Design Risc_16_bit, start of the top module:
module Risc_16_bit(
 input clk,
 input rst,
 output [15:0] imem_addr,
 input  [15:0] imem_data,
 output        dmem_we,
 output [2:0]  dmem_addr,
 output [15:0] dmem_wdata
);
For scale: about 20000 µm² of cells after synthesis.
make LEC_CHECK=0 CAP_MARGIN=40 CELL_PAD_IN_SITES_GLOBAL_PLACEMENT=0 CORE_MARGIN=9 CORE_UTILIZATION=29 GPL_ROUTABILITY_DRIVEN=0 GPL_TIMING_DRIVEN=0 SETUP_SLACK_MARGIN=-0.18 SLEW_MARGIN=30 finish   # period 4.79 ns
run.sh (not shown) runs the stock make flow with config.mk's settings and CLKGATE_MAP_FILE=.
The baseline finished with negative setup slack left.
Edit:
CAP_MARGIN = 20   (was 40)
CELL_PAD_IN_SITES_GLOBAL_PLACEMENT = default   (was 0)
CORE_MARGIN = 2   (was 9)
CORE_UTILIZATION = 40   (was 29)
GPL_ROUTABILITY_DRIVEN = default   (was 0)
GPL_TIMING_DRIVEN = default   (was 0)
SETUP_SLACK_MARGIN = default   (was -0.18)
SLEW_MARGIN = 20   (was 30)
clock period = 6.33 ns   (was 4.79 ns; I/O delays follow)
Outcome: With this change the flow ran to the end with no violations; die size went down by 34%; via count went down by 3.5%; global-route usage went up by 9.0 points.
Edit:
CORE_UTILIZATION = 71   (was 40)
CTS_CLUSTER_SIZE = 97   (was default)
clock period = 6.7 ns   (was 6.33 ns; I/O delays follow)
Result: The new run passed the timing, DRC and antenna checks; final area fell by a little under a tenth; combinational power shrinks by about a fifth; non-clock buffer count went down by 142; synthesized cell count is unchanged; area after synthesis does not change.
Edit:
CORE_UTILIZATION = 72   (was 71)
CTS_CLUSTER_SIZE = default   (was 97)
clock period = 2.25 ns   (was 6.7 ns; I/O delays follow)
Effect: The new run died in 4_1_cts; area after synthesis stays the same; synthesized cell count is unchanged; die size decreases by 1.4%.

========
Setup of TR:
Risc_16_bit again, from the RTL that the note above started with.
Settings: LEC_CHECK=0, ABC_AREA=1, CAP_MARGIN=20, CORE_MARGIN=2, CORE_UTILIZATION=62, CTS_CLUSTER_SIZE=99, SLEW_MARGIN=20, TNS_END_PERCENT=20; clock period 3.54 ns.
Tool error GRT-0232 stopped TR during 5_1_grt; no final results.
> inputs changed (TR -> AL)
--- a/flow/config.mk
+++ b/flow/config.mk
@@ -7,8 +7,6 @@
 export LEC_CHECK = 0
-export ABC_AREA = 1
 export CAP_MARGIN = 20
 export CORE_MARGIN = 2
-export CORE_UTILIZATION = 62
-export CTS_CLUSTER_SIZE = 99
+export CORE_UTILIZATION = 72
+export PLACE_DENSITY = 0.4
 export SLEW_MARGIN = 20
-export TNS_END_PERCENT = 20
==> flow/constraint.sdc <==
create_clock -name core_clock -period 6.7 [get_ports {clk}]
set_input_delay 1.3400 -clock core_clock [delete_from_list [all_inputs] [get_ports {clk}]]
set_output_delay 1.3400 -clock core_clock [all_outputs]
set_load 0.01 [all_outputs]
## What came out
AL did not stop at any stage, and its layout met the timing, DRC and antenna checks. Side by side, area share of and/or/nand/nor cells after synthesis turned out lower in AL than in TR. Total placed instance area down 8.3% in AL wrt TR. Sequential share of the synthesized area: AL vs TR down 1.4 points.

========
## oak
Starting RTL as in the previous note.
export LEC_CHECK = 0
export ABC_AREA = 1
export CAP_MARGIN = 20
export CORE_ASPECT_RATIO = 0.94
export CORE_MARGIN = 2
export CORE_UTILIZATION = 72
export CTS_CLUSTER_DIAMETER = 373
export CTS_CLUSTER_SIZE = 98
export PLACE_DENSITY = 0.41
export SLEW_MARGIN = 20
create_clock -name core_clock -period 4.75 [get_ports {clk}]
The log for oak ends in global routing (5_1_grt) with error GRT-0232, so the run never completed.
What pine does differently from oak at the input level:
- PLACE_DENSITY no longer set, was 0.41
- CTS_CLUSTER_SIZE no longer set, was 98
- CTS_CLUSTER_DIAMETER no longer set, was 373
- CORE_ASPECT_RATIO no longer set, was 0.94
- CORE_UTILIZATION now 65, was 72
- ABC_AREA no longer set, was 1
- the clock period (ns, I/O delays scaled along) now 5.5, was 4.75
Findings:
oak and pine: no clean run. Flow for oak halted at global routing (5_1_grt), error code GRT-0232. Layout checks on pine: not met. Flow itself completed; violations: negative setup slack. pine vs oak: placement-stage cell area up. Compared to oak, pine was floorplanned on a bigger die. Per the comparison of pine with oak, floorplan die height shows an increase of 10%, number of setup buffers added after CTS shows a reduction of 3, area of the synthesized netlist per yosys stat shows an increase of 610 um^2, number of buffers created by CTS shows an increase of 25. Number of I/O pins: oak vs pine, no meaningful difference. Between pine and oak, the arithmetic-cell share of the synthesized area counting full adders, half adders and majority gates figures differ only marginally. Changes observed in pine relative to oak: post-synthesis cell count from yosys down 548; area after synthesis now larger.
## Diff of input files: birch against pine
- changing CORE_UTILIZATION from 65 to 58
- changing the clock period (ns, I/O delays scaled along) from 5.5 to 4.97
Cells: birch has more instances than pine
Measured against each other, pine and birch differ in worst path arrival time, the lower figure coming from birch.
Per the comparison of birch with pine, power after layout now sits higher, setup slack now sits higher.
Compared to pine, birch was floorplanned on a bigger die.
To summarise birch: no stage aborted, but the layout did not pass its checks, failing on negative setup slack.
Changes in maple relative to birch:
- CORE_UTILIZATION: 58 -> 64
- SETUP_SLACK_MARGIN: unset -> 1.18
- the clock period (ns, I/O delays scaled along): 4.97 -> 4.3
Results
No final results exist for maple, since it was stopped by error GRT-0116 during global routing (5_1_grt). As far as summed instance area of the synthesized netlist goes, birch and maple are indistinguishable; the numbers are identical. The post-CTS resize count in maple sits 6 above the value recorded for birch. Total core area down about 11% in maple wrt birch.
## Diff of input files: cedar against maple
- SETUP_SLACK_MARGIN now 0.72, was 1.18
- CORE_UTILIZATION now 65, was 64
- the clock period (ns, I/O delays scaled along) now 5.64, was 4.3
==> comparison <==
cedar has area of the core region below what maple had.
What ended cedar was a tool error in global routing (5_1_grt); the run never finished.
Comparing cedar against maple, there is no change at all in basic-gate share of the synthesized area counting and, or, nand and nor cells.
[cedar] chip area fell 1.5% relative to maple
No activity file was given, so power comes from the tool's default toggle rates.
